==> flow/design.v (excerpt) <==
module std_fp_smult_pipe #(
    parameter WIDTH = 32,
    parameter INT_WIDTH = 16,
    parameter FRAC_WIDTH = 16
) (
    input  [WIDTH-1:0]              left,
    input  [WIDTH-1:0]              right,
    input  logic                    reset,
    input  logic                    go,
    input  logic                    clk,
    output logic [WIDTH-1:0]        out,
    output logic                    done
);
Size: about 34,000 µm² of cells after synthesis.
Settings: LEC_CHECK=0, ABC_AREA=1, CAP_MARGIN=20, CORE_MARGIN=2, CORE_UTILIZATION=72, CTS_CLUSTER_SIZE=39, HOLD_SLACK_MARGIN=0.3, PLACE_DENSITY=0.7, SLEW_MARGIN=20; clock period 5.39 ns.
run.sh (not shown) runs the stock make flow with config.mk's settings and CLKGATE_MAP_FILE=.
The first run produced a layout that fails on setup timing.
Change:
ABC_AREA = not set   (was 1)
CTS_CLUSTER_DIAMETER = 93   (was not set)
CTS_CLUSTER_SIZE = not set   (was 39)
HOLD_SLACK_MARGIN = not set   (was 0.3)
PLACE_DENSITY = not set   (was 0.7)
SETUP_SLACK_MARGIN = 1.28   (was not set)
clock period = 5.11 ns   (was 5.39 ns; I/O delays follow)
Outcome: The new run completed and failed the layout checks on setup timing. Core utilization shrinks by 3.0 points. Global-route usage shrinks by 7.3 points. Die size shrinks by 5.7%. Worst setup slack gains 0.23 ns.

========
Setup of sierra:
The RTL this note starts from:
==> flow/design.v <==
module std_fp_mult_pipe #(
    parameter WIDTH = 32,
    parameter INT_WIDTH = 16,
    parameter FRAC_WIDTH = 16,
    parameter SIGNED = 0
) (
    input  logic [WIDTH-1:0] left,
    input  logic [WIDTH-1:0] right,
    input  logic             go,
    input  logic             clk,
    input  logic             reset,
    output logic [WIDTH-1:0] out,
    output logic             done
);
  logic [WIDTH-1:0]          rtmp;
  logic [WIDTH-1:0]          ltmp;
  logic [(WIDTH << 1) - 1:0] out_tmp;
  logic done_buf[2:0];
  assign done = done_buf[2];
  assign out = out_tmp[(WIDTH << 1) - INT_WIDTH - 1 : WIDTH - INT_WIDTH];
  logic start;
  assign start = go & done_buf[0] == 0 & done_buf[1] == 0;
  always_ff @(posedge clk) begin
    if (start)
      done_buf[0] <= 1;
    else
      done_buf[0] <= 0;
  end
  always_ff @(posedge clk) begin
    if (go) begin
      done_buf[2] <= done_buf[1];
      done_buf[1] <= done_buf[0];
    end else begin
      done_buf[2] <= 0;
      done_buf[1] <= 0;
    end
  end
  always_ff @(posedge clk) begin
    if (reset) begin
      rtmp <= 0;
      ltmp <= 0;
      out_tmp <= 0;
    end else if (go) begin
      if (SIGNED) begin
        rtmp <= $signed(right);
        ltmp <= $signed(left);
        out_tmp <= $signed(
          { {WIDTH{ltmp[WIDTH-1]}}, ltmp} *
          { {WIDTH{rtmp[WIDTH-1]}}, rtmp}
        );
      end else begin
        rtmp <= right;
        ltmp <= left;
        out_tmp <= ltmp * rtmp;
      end
    end else begin
      rtmp <= 0;
      ltmp <= 0;
      out_tmp <= out_tmp;
    end
  end
endmodule
module std_fp_smult_pipe #(
    parameter WIDTH = 32,
    parameter INT_WIDTH = 16,
    parameter FRAC_WIDTH = 16
) (
    input  [WIDTH-1:0]              left,
    input  [WIDTH-1:0]              right,
    input  logic                    reset,
    input  logic                    go,
    input  logic                    clk,
    output logic [WIDTH-1:0]        out,
    output logic                    done
);
  std_fp_mult_pipe #(
    .WIDTH(WIDTH),
    .INT_WIDTH(INT_WIDTH),
    .FRAC_WIDTH(FRAC_WIDTH),
    .SIGNED(1)
  ) comp (
    .clk(clk),
    .done(done),
    .reset(reset),
    .go(go),
    .left(left),
    .right(right),
    .out(out)
  );
endmodule
==> flow/config.mk <==
export PLATFORM = sky130hd
export DESIGN_NAME = std_fp_smult_pipe
export DESIGN_NICKNAME = std_fp_smult_pipe
export VERILOG_FILES = /design/flow/design.v
export SDC_FILE = /design/flow/constraint.sdc
export NUM_CORES = 4
export LEC_CHECK = 0
export CAP_MARGIN = 5
export CORE_MARGIN = 2
export CORE_UTILIZATION = 72
export CTS_CLUSTER_DIAMETER = 93
export CTS_CLUSTER_SIZE = 77
export PLACE_DENSITY_LB_ADDON = 0.0
export SETUP_SLACK_MARGIN = 1.46
export SLEW_MARGIN = 20
==> flow/constraint.sdc <==
create_clock -name core_clock -period 5.11 [get_ports {clk}]
set_input_delay 1.0220 -clock core_clock [delete_from_list [all_inputs] [get_ports {clk}]]
set_output_delay 1.0220 -clock core_clock [all_outputs]
set_load 0.01 [all_outputs]
The flow completed for sierra, but it is not clean: the layout still shows setup timing.
## Diff of input files: lagoon against sierra
Settings: clearing PLACE_DENSITY_LB_ADDON, which used to be 0.0; putting PLACE_DENSITY at 0.36 where nothing was set; swapping 5 for 20 in CAP_MARGIN; clearing SETUP_SLACK_MARGIN, which used to be 1.46; clearing CTS_CLUSTER_SIZE, which used to be 77; swapping 93 for 142 in CTS_CLUSTER_DIAMETER; swapping 5.11 for 7.02 in the clock period (ns, I/O delays scaled along).
### Flow results
- Completing all stages was not enough for lagoon: its layout failed the final checks because of setup timing.
- On total negative slack for setup checks, the lower figure sits with sierra, not lagoon.
- Per the comparison of lagoon with sierra, net switching component of the power dropped about 33%; total via count after detailed routing decreased by 6.3% relative to the old numbers.
- Measured against each other, sierra and lagoon differ in sum of routed wire segments on met1, the higher figure coming from sierra.
- Area added between synthesis and finish for lagoon is lower than for sierra.
- [lagoon] clock group share of total power rose 1.5 points relative to sierra
- lagoon reports its cell at the slowest stage of the critical path as sky130_fd_sc_hd__fa_1 while sierra reports sky130_fd_sc_hd__fa_2.
- Taking sierra as the reference, in lagoon worst hold-check slack higher, overall routed net length lower, count of routing violations after the opening detailed-route iteration lower.
- Going from sierra to lagoon, the time the worst path needs with I/O delays and setup was found to have gone down by 0.13 ns.
- Re count of nets left with antenna violations after detail routing: no difference whatsoever between sierra and lagoon.
### lagoon -> yarrow
Settings: swapping 20 for 0 in CAP_MARGIN; swapping 0.36 for 0.67 in PLACE_DENSITY; clearing CTS_CLUSTER_DIAMETER, which used to be 142; putting SETUP_SLACK_MARGIN at 0.9 where nothing was set; swapping 7.02 for 7.5 in the clock period (ns, I/O delays scaled along).
[summary]
Looking at area growth from synthesis to layout, yarrow sits 2.0 points lower than lagoon does. The final layout from yarrow, which completed every stage, passed the timing, DRC and antenna checks at the end of the flow. On yarrow: global-route usage is 3.3 points higher than what lagoon gave. Relative to lagoon, yarrow degrades remaining max-slew budget at the tightest pin. Summary of yarrow over lagoon: clock tree cell share of total cell area flat, net switching power of the design down about 2.4%. On footprint of the flip-flops and latches, the lower figure sits with lagoon, not yarrow. Going from lagoon to yarrow, proportion of final cell area spent on non-clock buffers -2.0 points; hold slack saw a decrease. After detailed routing, lagoon needs less wire than yarrow.
--- input diff yarrow..delta ---
Settings: a deleted PLACE_DENSITY that had been 0.67; a change of CAP_MARGIN from 0 to 20; an added PLACE_DENSITY_LB_ADDON of 0.19; a deleted SETUP_SLACK_MARGIN that had been 0.9; a change of the clock period (ns, I/O delays scaled along) from 7.5 to 7.02.
[summary]
- The flow completed for delta, but it is not clean: the layout still shows setup timing.
- [delta] met3 routed wirelength fell 3.5 mm relative to yarrow
- Between delta and yarrow, it is delta whose final critical path time including I/O delays and setup is lower, by 0.017 ns.
- Met3 routing resource usage after global routing: delta vs yarrow down 3.3 points
- Re ratio of final minimum period to clock period: delta is 6.5 points up on yarrow.
- Worst setup slack sits lower in delta than in yarrow.
- Between delta and yarrow, the cell area after layout figures differ only marginally.
- Summary of delta over yarrow: critical path depth moved down, met2 layer usage reported by global route moved down, first-pass GRT wire length moved down.
Here is what was changed in the inputs of maple compared with delta.
Settings: CORE_UTILIZATION: 72 -> 40; PLACE_DENSITY_LB_ADDON: 0.19 -> unset; the clock period (ns, I/O delays scaled along): 7.02 -> 7.5.
Notes after the runs:
- Going from delta to maple, internal power consumption shrank by more than 10%.
- The combinational fraction of design power in maple sits 5.0 points below the value recorded for delta.
- Summary of the comparison: sequential cell area in the final layout is lower in maple, relative to delta.
- According to the power report, total power for maple is lower than for delta.
- delta → maple: area used by multi-input combinational logic fell by 670 um^2; total of clock buffers placed in the layout rose by 1; final hold slack stayed essentially flat.
- Lower iteration tally of the first detailed-router pass was reported by maple, not delta.
- For the detail-routed net length per standard cell, maple came in about 20% lower than delta did.
- maple — number of instances in the placed design 8.5% higher, delta as reference
- Between delta and maple, the largest net degree at the start of global routing is higher for delta.
- In summary, maple completed successfully, with a layout that passed the timing, DRC and antenna checks.
Power is estimated from default activity; no workload was simulated.
